Design top, start of the top module:
module top (
	input sysclk,     
	input rst,        
	input button_in,
	input [15:0] student_id,
	output[3:0] D5_out,	
	output[3:0] D4_out,	
	output[3:0] D3_out,	
	output[3:0] D2_out,	
	output[3:0] D1_out		
);
Settings: LEC_CHECK=0, ABC_AREA=1, CAP_MARGIN=20, CORE_MARGIN=2, CORE_UTILIZATION=71, CTS_CLUSTER_SIZE=40, HOLD_SLACK_MARGIN=-0.09, SLEW_MARGIN=20; clock period 12.3 ns.
run.sh (not shown) runs the stock make flow with config.mk's settings and CLKGATE_MAP_FILE=.
The baseline did not get past 5_1_grt on GRT-0116.
Change:
Settings changed: ABC_AREA 1 to not set, CTS_CLUSTER_SIZE 40 to not set, HOLD_SLACK_MARGIN -0.09 to -0.07.
Clock period 12.3 ns to 12.7 ns, I/O delays scaled along.
Outcome: This time the run produced a layout that fails on negative setup slack. Area after synthesis came out higher by 0.35%. Die size came out higher by 0.34%. Synthesized cell count came out lower by 15%.
Change:
Settings changed: CTS_CLUSTER_SIZE set to 37, HOLD_SLACK_MARGIN -0.07 to -0.1.
Clock period 12.7 ns to 12.3 ns, I/O delays scaled along.
The new run finished but fails on negative setup slack.
Total power went up by 23%.
First-iteration DRC count went up by 37%.
Worst setup slack loses 580 ps.
Synthesized area stays the same.
Change:
Settings changed: CTS_CLUSTER_DIAMETER set to 29, CTS_CLUSTER_SIZE 37 to not set, HOLD_SLACK_MARGIN -0.1 to not set, SETUP_SLACK_MARGIN set to 3.82.
Clock period 12.3 ns to 13.2 ns, I/O delays scaled along.
- The new run stopped in 5_1_grt
- synthesized area is unchanged
- synthesized cell count does not change
- die size is unchanged

* * *

Starting RTL as in the previous note.
clock: 15.5 ns
lec_check: 0
abc_area: 1
cap_margin: 30
cell_pad_in_sites_detail_placement: 0
cell_pad_in_sites_global_placement: 0
core_aspect_ratio: 0.95
core_margin: 2
core_utilization: 72
cts_cluster_diameter: 218
cts_cluster_size: 70
place_density: 0.38
slew_margin: 20
tns_end_percent: 100
The baseline ran to the end with violations: setup timing.
==> next run, changes <==
- CAP_MARGIN: 30 -> 20
- CELL_PAD_IN_SITES_DETAIL_PLACEMENT: 0 -> not set
- CELL_PAD_IN_SITES_GLOBAL_PLACEMENT: 0 -> not set
- CORE_ASPECT_RATIO: 0.95 -> not set
- CORE_UTILIZATION: 72 -> 71
- CTS_CLUSTER_DIAMETER: 218 -> not set
- CTS_CLUSTER_SIZE: 70 -> 74
- PLACE_DENSITY: 0.38 -> not set
- TNS_END_PERCENT: 100 -> not set
- clock period: 15.5 -> 11.3 ns (I/O delays scaled with it)
What happened: This time the run aborted during global routing (5_1_grt) on GRT-0116; synthesized area is unchanged; die size rose by about 1.4%; synthesized cell count stays the same.

* * *

The RTL this note starts from:
==> flow/design.v <==
module rtcClkDivider (
	input sys_clk,
	input rst,
	output tick_500Hz,  
	output tick_5s      
);
reg [10:0]counter1;
reg [128:0] counter2;
parameter KEYCHANGE_PERIOD = 5 ;   
localparam [128:0] ctrl = KEYCHANGE_PERIOD*10;
always @(posedge sys_clk) begin
	if (rst) begin
		counter1 <= 0;
		counter2 <= 0;
	end
	else begin
		if (counter1==999) begin
			counter1 <=counter1+1;
		end
		else if (counter1==1999) begin
			counter1 <=0;
		end
		else begin
			counter1<=counter1+1;
		end
		if (counter2==(ctrl/2-1)) begin
			counter2 <=counter2+1;
		end
		else if (counter2==(ctrl-1)) begin
			counter2 <=0;
		end
		else begin
			counter2 <=counter2+1;
		end
	end
end
assign tick_500Hz = !rst && (counter1==999) ;
assign tick_5s = !rst && (counter2==(ctrl/2-1)) ;
endmodule
module timekeeper (
	input clk,     
	input rst,
	input en,
	output[15:0] cur_time	
);
reg [15:0] ct;
always @(posedge clk) begin
	if (rst) begin
		ct <= 0;
	end
	else if (en) begin
		if (ct==16'b1111111111111111) begin
			ct<=0;
		end
		else begin
			ct<=ct+1;
		end
	end
end
assign cur_time =ct ;
endmodule
module hasher (
	input clk,     
	input rst,
	input en,
	input [15:0] cur_time,
	input [15:0] student_id,
	output [15:0] cur_hash	
);
reg [31:0] prev_hash;
reg [15:0] curhash;
always @(*) begin
	prev_hash=cur_hash;
	prev_hash=(cur_time^student_id)-prev_hash;
	prev_hash=prev_hash*prev_hash;
	prev_hash=prev_hash>>8;
	prev_hash=prev_hash & 16'b1111111111111111;
end
always @(posedge clk) begin
	if (rst) begin
		curhash <= 0;
	end
	else if (en) begin
		curhash <= prev_hash[15:0];
	end
end
assign cur_hash = curhash ;
endmodule
module buttonFsm (
	input clk,
	input rst,
	input en,
	input button,    
	output stateful_button
);
reg sb;
reg [1:0] state;
always @(posedge clk) begin
	if (rst) begin
		state <= 0;
	end
	else if (en) begin
	case(state)
	0:
	begin
		if (button) begin
			state <=3;
		end
		else begin
			state <=0;	
		end	
	end
	1:
	begin
		if (button) begin
			state <=2;
		end
		else begin
			state <=1;	
		end	
	end
	2:
	begin
		if (button) begin
			state <=2;
		end
		else begin
			state <=0;	
		end	
	end
	3:
	begin
		if (button) begin
			state <=3;
		end
		else begin
			state <=1;	
		end	
	end
	default: begin
	end
	endcase
	end
end
always @(state or button) begin
	sb=0;
	case(state)
	0:
	begin
		if (button) begin
			sb=1;
		end
		else begin
			sb=0;	
		end	
	end
	1:
	begin
		if (button) begin
			sb=0;
		end
		else begin
			sb=1;	
		end	
	end
	2:
	begin
		if (button) begin
			sb=0;
		end
		else begin
			sb=0;
		end	
	end
	3:
	begin
		if (button) begin
			sb=1;
		end
		else begin
			sb=1;
		end	
	end
	default:
	 begin
	end
	endcase
end
assign stateful_button = sb ;
endmodule
module b16toBCD (
	input [15:0] to_display,
	input enable,
	output [3:0] D5,	
	output [3:0] D4,	
	output [3:0] D3,	
	output [3:0] D2,	
	output [3:0] D1	
);
	reg [15:0] temp;
	reg [3:0] t5;	
	reg [3:0] t4;
	reg [3:0] t3;
	reg [3:0] t2;
	reg [3:0] t1;
	always @(enable or to_display) begin
		temp = to_display ;
		if (enable==0) begin
			t5 = 4'b1111 ;
			t4 = 4'b1111 ;
			t3 = 4'b1111 ;
			t2 = 4'b1111 ;
			t1 = 4'b1111 ;
		end	
		else begin
			t1 = temp % 10 ;
			temp =temp/10 ;
			t2 = temp % 10 ;
			temp =temp/10 ;
			t3 = temp % 10 ;
			temp =temp/10 ;
			t4 = temp % 10 ;
			temp =temp/10 ;
			t5 = temp % 10 ;
		end
	end
	assign D5 =t5 ;
	assign D4 = t4 ;
	assign D3 = t3 ;
	assign D2 =  t2;
	assign D1 = t1 ;
endmodule
module top (
	input sysclk,     
	input rst,        
	input button_in,
	input [15:0] student_id,
	output[3:0] D5_out,	
	output[3:0] D4_out,	
	output[3:0] D3_out,	
	output[3:0] D2_out,	
	output[3:0] D1_out		
);
wire tick500;
wire tick5s;
wire [15:0] curtime;
wire [15:0] curhash;
wire disp;
rtcClkDivider clkd(
	.sys_clk(sysclk),    
	.rst(rst),
	.tick_500Hz(tick500), 
	.tick_5s(tick5s)
	);
timekeeper timekep(
	.clk(sysclk),    
	.rst(rst),
	.en(tick5s),
	.cur_time(curtime)	
	);
hasher hs(
	.clk(sysclk),  
	.rst(rst),
	.en(tick5s),
	.cur_time(curtime),
	.student_id(student_id),
	.cur_hash(curhash)	
	);
buttonFsm button(
	.clk(sysclk),
	.rst(rst),
	.en(tick500),
	.button(button_in),    
	.stateful_button(disp)
	);
b16toBCD display(
	.to_display(curhash),
	.enable(disp),
	.D5(D5_out),	
	.D4(D4_out),
	.D3(D3_out),
	.D2(D2_out),
	.D1(D1_out)
	);
endmodule
Settings: LEC_CHECK=0, ABC_AREA=1, CAP_MARGIN=35, CELL_PAD_IN_SITES_DETAIL_PLACEMENT=1, CELL_PAD_IN_SITES_GLOBAL_PLACEMENT=1, CORE_ASPECT_RATIO=0.64, CORE_MARGIN=2, CORE_UTILIZATION=22, CTS_CLUSTER_DIAMETER=167, CTS_CLUSTER_SIZE=41, HOLD_SLACK_MARGIN=0.19, MAX_ROUTING_LAYER=met4, MIN_ROUTING_LAYER=met2, PLACE_DENSITY=0.41, SETUP_SLACK_MARGIN=-1.82, SLEW_MARGIN=40, TNS_END_PERCENT=100; clock period 31.2 ns.
Next try:
Settings changed: ABC_AREA 1 to not set, CAP_MARGIN 35 to 20, CELL_PAD_IN_SITES_DETAIL_PLACEMENT 1 to not set, CELL_PAD_IN_SITES_GLOBAL_PLACEMENT 1 to not set, CORE_ASPECT_RATIO 0.64 to not set, CORE_UTILIZATION 22 to 30, CTS_CLUSTER_DIAMETER 167 to not set, CTS_CLUSTER_SIZE 41 to not set, HOLD_SLACK_MARGIN 0.19 to not set, MAX_ROUTING_LAYER met4 to not set, MIN_ROUTING_LAYER met2 to not set, PLACE_DENSITY 0.41 to not set, SETUP_SLACK_MARGIN -1.82 to not set, SLEW_MARGIN 40 to 20, TNS_END_PERCENT 100 to not set.
Clock period 31.2 ns to 20.1 ns, I/O delays scaled along.
Effect: Cell area went down by 1.9%. Die area goes down by 26%. Via count came out lower by 34%. Routed wire length decreases by 29%. Hold slack hardly moves. Clock power came out higher by 43%. Worst setup slack loses 6400 ps. Total power grows by 15%. Cell count is lower by 19%. Clock skew came out lower by 3.6 ps. Core utilization increases by 8.2 points.
Next try:
Settings changed: CORE_UTILIZATION 30 to 60.
Clock period 20.1 ns to 13.6 ns, I/O delays scaled along.
Result:
- power came out higher by about 50%
- combinational power grows by about 50%
- register-to-register slack loses 5900 ps
- die area is lower by 49%
- synthesized area is unchanged
- synthesized cell count stays the same
Next try:
Settings changed: CORE_UTILIZATION 60 to 40.
Clock period 13.6 ns to 20.1 ns, I/O delays scaled along.
After rerunning:
- sequential cell count does not change
- worst hold slack gets worse by 11 ps
- cell count went up by about 1.6%
- wire length falls by 3.2%
- total power shrinks by 34%
- global-route usage shrinks by 11 points
- design area drops by 7.0%
- area after synthesis stays the same
Power and IR drop assume default switching activity.
